## build 51
==> flow/design.v <==
module top#(parameter m = 7)(
    input clk,
    input signed [m-1:0]noise_in,
    output reg signed [2*m-1:0]filter_out
);
    localparam signed [m-1:0] tap0 = 5;
    localparam signed [m-1:0] tap1 = 8;
    localparam signed [m-1:0] tap2 = 11;
    localparam signed [m-1:0] tap3 = 15;
    localparam signed [m-1:0] tap4 = 17;
    localparam signed [m-1:0] tap5 = 18;
    localparam signed [m-1:0] tap6 = 17;
    localparam signed [m-1:0] tap7 = 15;
    localparam signed [m-1:0] tap8 = 11;
    localparam signed [m-1:0] tap9 = 8;
    localparam signed [m-1:0] tap10 = 5;
    reg signed [m-1:0] register_0;
    reg signed [m-1:0] register_1;
    reg signed [m-1:0] register_2;
    reg signed [m-1:0] register_3;
    reg signed [m-1:0] register_4;
    reg signed [m-1:0] register_5;
    reg signed [m-1:0] register_6;
    reg signed [m-1:0] register_7;
    reg signed [m-1:0] register_8;
    reg signed [m-1:0] register_9;
    always@(posedge clk) begin
        register_0 <= noise_in;
        register_1 <= register_0;
        register_2 <= register_1;
        register_3 <= register_2;
        register_4 <= register_3;
        register_5 <= register_4;
        register_6 <= register_5;
        register_7 <= register_6;
        register_8 <= register_7;
        register_9 <= register_8;  
        filter_out <=  noise_in * tap0 +
                            register_0 * tap1 +
                            register_1 * tap2 +
                            register_2 * tap3 +
                            register_3 * tap4 +
                            register_4 * tap5 +
                            register_5 * tap6 +
                            register_6 * tap7 +
                            register_7 * tap8 +
                            register_8 * tap9 +
                            register_9 * tap10;
    end
endmodule
clock: 10.0 ns
lec_check: 0
abc_area: 1
cap_margin: 40
cell_pad_in_sites_detail_placement: 2
cell_pad_in_sites_global_placement: 1
core_margin: 2
core_utilization: 33
cts_cluster_diameter: 345
gpl_routability_driven: 0
gpl_timing_driven: 0
max_routing_layer: met4
setup_slack_margin: 2.35
slew_margin: 0
tns_end_percent: 5
run.sh (not shown) runs the stock make flow with config.mk's settings and CLKGATE_MAP_FILE=.
Per the final summary, build 51 finished and its layout is clean on timing, DRC and antenna.
Setup changes, build 51 to build 66
==> flow/config.mk <==
export PLATFORM = sky130hd
export DESIGN_NAME = top
export DESIGN_NICKNAME = top
export VERILOG_FILES = /design/flow/design.v
export SDC_FILE = /design/flow/constraint.sdc
export NUM_CORES = 4
export LEC_CHECK = 0
export CAP_MARGIN = 20
export CORE_MARGIN = 2
export CORE_UTILIZATION = 26
export CTS_CLUSTER_DIAMETER = 318
export CTS_CLUSTER_SIZE = 93
export PLACE_DENSITY = 0.66
export SLEW_MARGIN = 35
export TNS_END_PERCENT = 20
## What came out
Density: build 66 sparser than build 51. | routed wire length on met3 | higher: build 66 |. Looking at slack of the critical path across build 51 and build 66, the one that comes out lower is build 66. Diff build 66..build 51 | overall overflow remaining after global route | unchanged. Per the comparison of build 66 with build 51, final design area excluding fillers went down about 4%, clock network contribution to total cell area level, post-cts gate resize count moved down.
## Diff of input files: build 62 against build 66
==> flow/config.mk <==
export PLATFORM = sky130hd
export DESIGN_NAME = top
export DESIGN_NICKNAME = top
export VERILOG_FILES = /design/flow/design.v
export SDC_FILE = /design/flow/constraint.sdc
export NUM_CORES = 4
export LEC_CHECK = 0
export CAP_MARGIN = 20
export CORE_MARGIN = 2
export CORE_UTILIZATION = 69
export SLEW_MARGIN = 20
==> flow/constraint.sdc <==
create_clock -name core_clock -period 8.6 [get_ports {clk}]
set_input_delay 1.7200 -clock core_clock [delete_from_list [all_inputs] [get_ports {clk}]]
set_output_delay 1.7200 -clock core_clock [all_outputs]
set_load 0.01 [all_outputs]
Notes after the runs:
Build 62 closes out successfully: all stages finished, all timing, DRC and antenna checks passed. Where least setup slack across all paths after layout is concerned, build 66 is better than build 62. The critical path depth reported for build 62 is smaller than that of build 66 by 1. Clock-buffer cell count is lower on build 62. Placed instance area (higher): build 66. Wire length of the first global-routing pass of build 62 falls short of that of build 66 slightly. Against build 66 as the reference, build 62 delivers a higher largest fanout on the critical path.
The inputs of build 95 differ from those of build 62 as listed below.
diff --git a/flow/config.mk b/flow/config.mk
--- a/flow/config.mk
+++ b/flow/config.mk
@@ -8,4 +8,7 @@
 export CAP_MARGIN = 20
 export CORE_MARGIN = 2
-export CORE_UTILIZATION = 69
-export SLEW_MARGIN = 20
+export CORE_UTILIZATION = 40
+export CTS_CLUSTER_DIAMETER = 288
+export GPL_TIMING_DRIVEN = 0
+export SETUP_SLACK_MARGIN = 2.35
+export SLEW_MARGIN = 0
==> flow/constraint.sdc <==
create_clock -name core_clock -period 10.0 [get_ports {clk}]
set_input_delay 2.0000 -clock core_clock [delete_from_list [all_inputs] [get_ports {clk}]]
set_output_delay 2.0000 -clock core_clock [all_outputs]
set_load 0.01 [all_outputs]
## What came out
- Portion of the clock cycle consumed by the worst path in the final layout (higher): build 62
- In build 95 the required time of the worst setup path turned out 1.43 ns higher than in build 62.
- When build 95 is set beside build 62, its final design area excluding fillers turns out to be about 5% larger.
- Core utilization for build 95: 30 points down relative to build 62
diff inputs: build 95 => build 91
==> flow/config.mk <==
export PLATFORM = sky130hd
export DESIGN_NAME = top
export DESIGN_NICKNAME = top
export VERILOG_FILES = /design/flow/design.v
export SDC_FILE = /design/flow/constraint.sdc
export NUM_CORES = 4
export LEC_CHECK = 0
export CAP_MARGIN = 20
export CORE_MARGIN = 2
export CORE_UTILIZATION = 72
export CTS_CLUSTER_SIZE = 19
export SLEW_MARGIN = 20
==> flow/constraint.sdc <==
create_clock -name core_clock -period 5.9 [get_ports {clk}]
set_input_delay 1.1800 -clock core_clock [delete_from_list [all_inputs] [get_ports {clk}]]
set_output_delay 1.1800 -clock core_clock [all_outputs]
set_load 0.01 [all_outputs]
### Flow results
- Build 91: flow complete, layout not clean; failing: negative setup slack
- Build 91 — cell area reported after detailed placement about 5% higher, build 95 as reference
- Relative to build 95, signed area change from the synthesized netlist to the final layout has increased by 4.7 points in build 91.
- Compare build 91 and build 95 | buffer share of cell area higher: build 91
- Going from build 95 to build 91, total number of vias now sits higher; setup slack fell 3.32 ns; fraction of the cycle the final worst path needs picked up an extra 40 points; number of clock buffers in the layout shows an increase of 1; register-to-register slack lost 4.01 ns.
- Higher global-route total usage across every layer among build 91 and build 95: build 91
Relative to build 91, the following input files were edited for build 79:
diff --git a/flow/config.mk b/flow/config.mk
--- a/flow/config.mk
+++ b/flow/config.mk
@@ -8,5 +8,6 @@
 export CAP_MARGIN = 20
 export CORE_MARGIN = 2
-export CORE_UTILIZATION = 72
-export CTS_CLUSTER_SIZE = 19
+export CORE_UTILIZATION = 40
+export HOLD_SLACK_MARGIN = -0.06
+export SETUP_SLACK_MARGIN = 0.08
 export SLEW_MARGIN = 20
==> flow/constraint.sdc <==
create_clock -name core_clock -period 10.0 [get_ports {clk}]
set_input_delay 2.0000 -clock core_clock [delete_from_list [all_inputs] [get_ports {clk}]]
set_output_delay 2.0000 -clock core_clock [all_outputs]
set_load 0.01 [all_outputs]
[summary]
No stage failed in build 79, and the final checks on the layout all came back clean.
Looking at combinational share of cell area, build 79 sits 2.1 points above build 91.
When build 79 is measured against build 91, its number of clock buffers in the layout turns out 1 higher.
On worst-margin pin slew: between build 91 and build 79, it ends up lower for build 79.
Half-perimeter wire length after detailed placement improves in build 79 relative to build 91.
From build 79 to build 91, number of remaining DRC errors did not move at all.
Looking at initial core utilization across build 91 and build 79, the one that comes out higher is build 91.
Delta (build 79 minus build 91): post-route core utilization now sits lower, global-route wire length before repair down 14%.

========
run 1:
Starts from the design.v that is shown in full above.
export LEC_CHECK = 0
export ABC_AREA = 1
export CAP_MARGIN = 20
export CORE_MARGIN = 2
export CORE_UTILIZATION = 72
export CTS_CLUSTER_DIAMETER = 98
export PLACE_DENSITY = 0.79
export SLEW_MARGIN = 20
create_clock -name core_clock -period 5.51 [get_ports {clk}]
From the logs: run 1 reached the end of the flow and failed the layout checks with negative setup slack.
### run 1 -> run 2
# run 1
export LEC_CHECK = 0
export ABC_AREA = 1
export CAP_MARGIN = 20
export CORE_MARGIN = 2
export CORE_UTILIZATION = 72
export CTS_CLUSTER_DIAMETER = 98
export PLACE_DENSITY = 0.79
export SLEW_MARGIN = 20
create_clock -name core_clock -period 5.51 [get_ports {clk}]
# run 2
export LEC_CHECK = 0
export CAP_MARGIN = 20
export CORE_MARGIN = 2
export CORE_UTILIZATION = 72
export CTS_CLUSTER_DIAMETER = 98
export SLEW_MARGIN = 20
create_clock -name core_clock -period 5.93 [get_ports {clk}]
--- outcome ---
Run 1 ran in full, but the layout does not pass; the checks complain about negative setup slack. Run 2 had finished all stages when the layout checks came back failing, citing negative setup slack. Diff run 1 -> run 2 | count of cell instances traversed by the critical path | decrease of 2. Against run 1, inverter count of the layout excluding clock inverters in run 2 fell by a little under 10%. Higher cell count goes to run 1 over run 2. Total half-perimeter wirelength after legalization and detailed placement ended up about 8% lower on run 2 than on run 1. Compared with run 1, in run 2 wire length now sits lower, cell area went down by about 3%.
Setup changes, run 2 to run 3
# run 2
export LEC_CHECK = 0
export CAP_MARGIN = 20
export CORE_MARGIN = 2
export CORE_UTILIZATION = 72
export CTS_CLUSTER_DIAMETER = 98
export SLEW_MARGIN = 20
create_clock -name core_clock -period 5.93 [get_ports {clk}]
# run 3
export LEC_CHECK = 0
export ABC_AREA = 1
export CAP_MARGIN = 5
export CORE_MARGIN = 2
export CORE_UTILIZATION = 72
export CTS_CLUSTER_DIAMETER = 280
export CTS_CLUSTER_SIZE = 22
export SETUP_SLACK_MARGIN = -0.3
export SLEW_MARGIN = 20
create_clock -name core_clock -period 4.87 [get_ports {clk}]
--- outcome ---
[flow] run 3 | stages: complete | final checks: fail | reason: negative setup slack
Compared with run 2, run 3 shows a lower critical path data required time.
Run 2 has a lower synthesized area than run 3.
In run 3, the core area came out 150 um^2 above the value in run 2.
Compared with run 2, the router placed more vias in run 3.
Lower synthesized-area fraction occupied by xor and xnor cells goes to run 3 over run 2.
Run 3 vs. run 2: sum of routed wire length over all layers went up by 5.9%.
Run 3 ends up with lower sequential share of cell area than run 2 does.
Edits applied to the flow inputs when going from run 3 to run 4:
# run 3
export LEC_CHECK = 0
export ABC_AREA = 1
export CAP_MARGIN = 5
export CORE_MARGIN = 2
export CORE_UTILIZATION = 72
export CTS_CLUSTER_DIAMETER = 280
export CTS_CLUSTER_SIZE = 22
export SETUP_SLACK_MARGIN = -0.3
export SLEW_MARGIN = 20
create_clock -name core_clock -period 4.87 [get_ports {clk}]
# run 4
export LEC_CHECK = 0
export ABC_AREA = 1
export CAP_MARGIN = 20
export CORE_MARGIN = 2
export CORE_UTILIZATION = 72
export CTS_CLUSTER_DIAMETER = 98
export CTS_CLUSTER_SIZE = 23
export SETUP_SLACK_MARGIN = -0.24
export SLEW_MARGIN = 20
create_clock -name core_clock -period 4.78 [get_ports {clk}]
==> comparison <==
The layout from run 4, despite a flow that completed every stage, fails the layout checks, with the failing checks listed as negative setup slack. Run 4 vs. run 3: number of nets at floorplan has remained practically unchanged; sequential share of layout area has remained practically unchanged; setup slack of the critical path after layout has decreased; area growth from synthesis to layout has increased; logic share of the area has decreased. Relative to run 3, the met2 wire length measured on run 4 has increased by a few percent. Comparing run 3 with run 4, the overall die width came out essentially unchanged. Status: post-detailed-placement cell area parity (run 3, run 4).
diff inputs: run 4 => run 5
# run 4
export LEC_CHECK = 0
export ABC_AREA = 1
export CAP_MARGIN = 20
export CORE_MARGIN = 2
export CORE_UTILIZATION = 72
export CTS_CLUSTER_DIAMETER = 98
export CTS_CLUSTER_SIZE = 23
export SETUP_SLACK_MARGIN = -0.24
export SLEW_MARGIN = 20
create_clock -name core_clock -period 4.78 [get_ports {clk}]
# run 5
export LEC_CHECK = 0
export CAP_MARGIN = 5
export CORE_MARGIN = 2
export CORE_UTILIZATION = 72
export SLEW_MARGIN = 20
create_clock -name core_clock -period 6.35 [get_ports {clk}]
Notes after the runs:
To summarise run 5: no stage aborted, but the layout did not pass its checks, failing on negative setup slack. Compared with run 4, run 5 shows total cell area at the placement stage that has gone down by a few percent. Taking run 4 as the reference, in run 5 synthesized cell area went down 1.9%; largest net degree at the start of global routing went down 1.
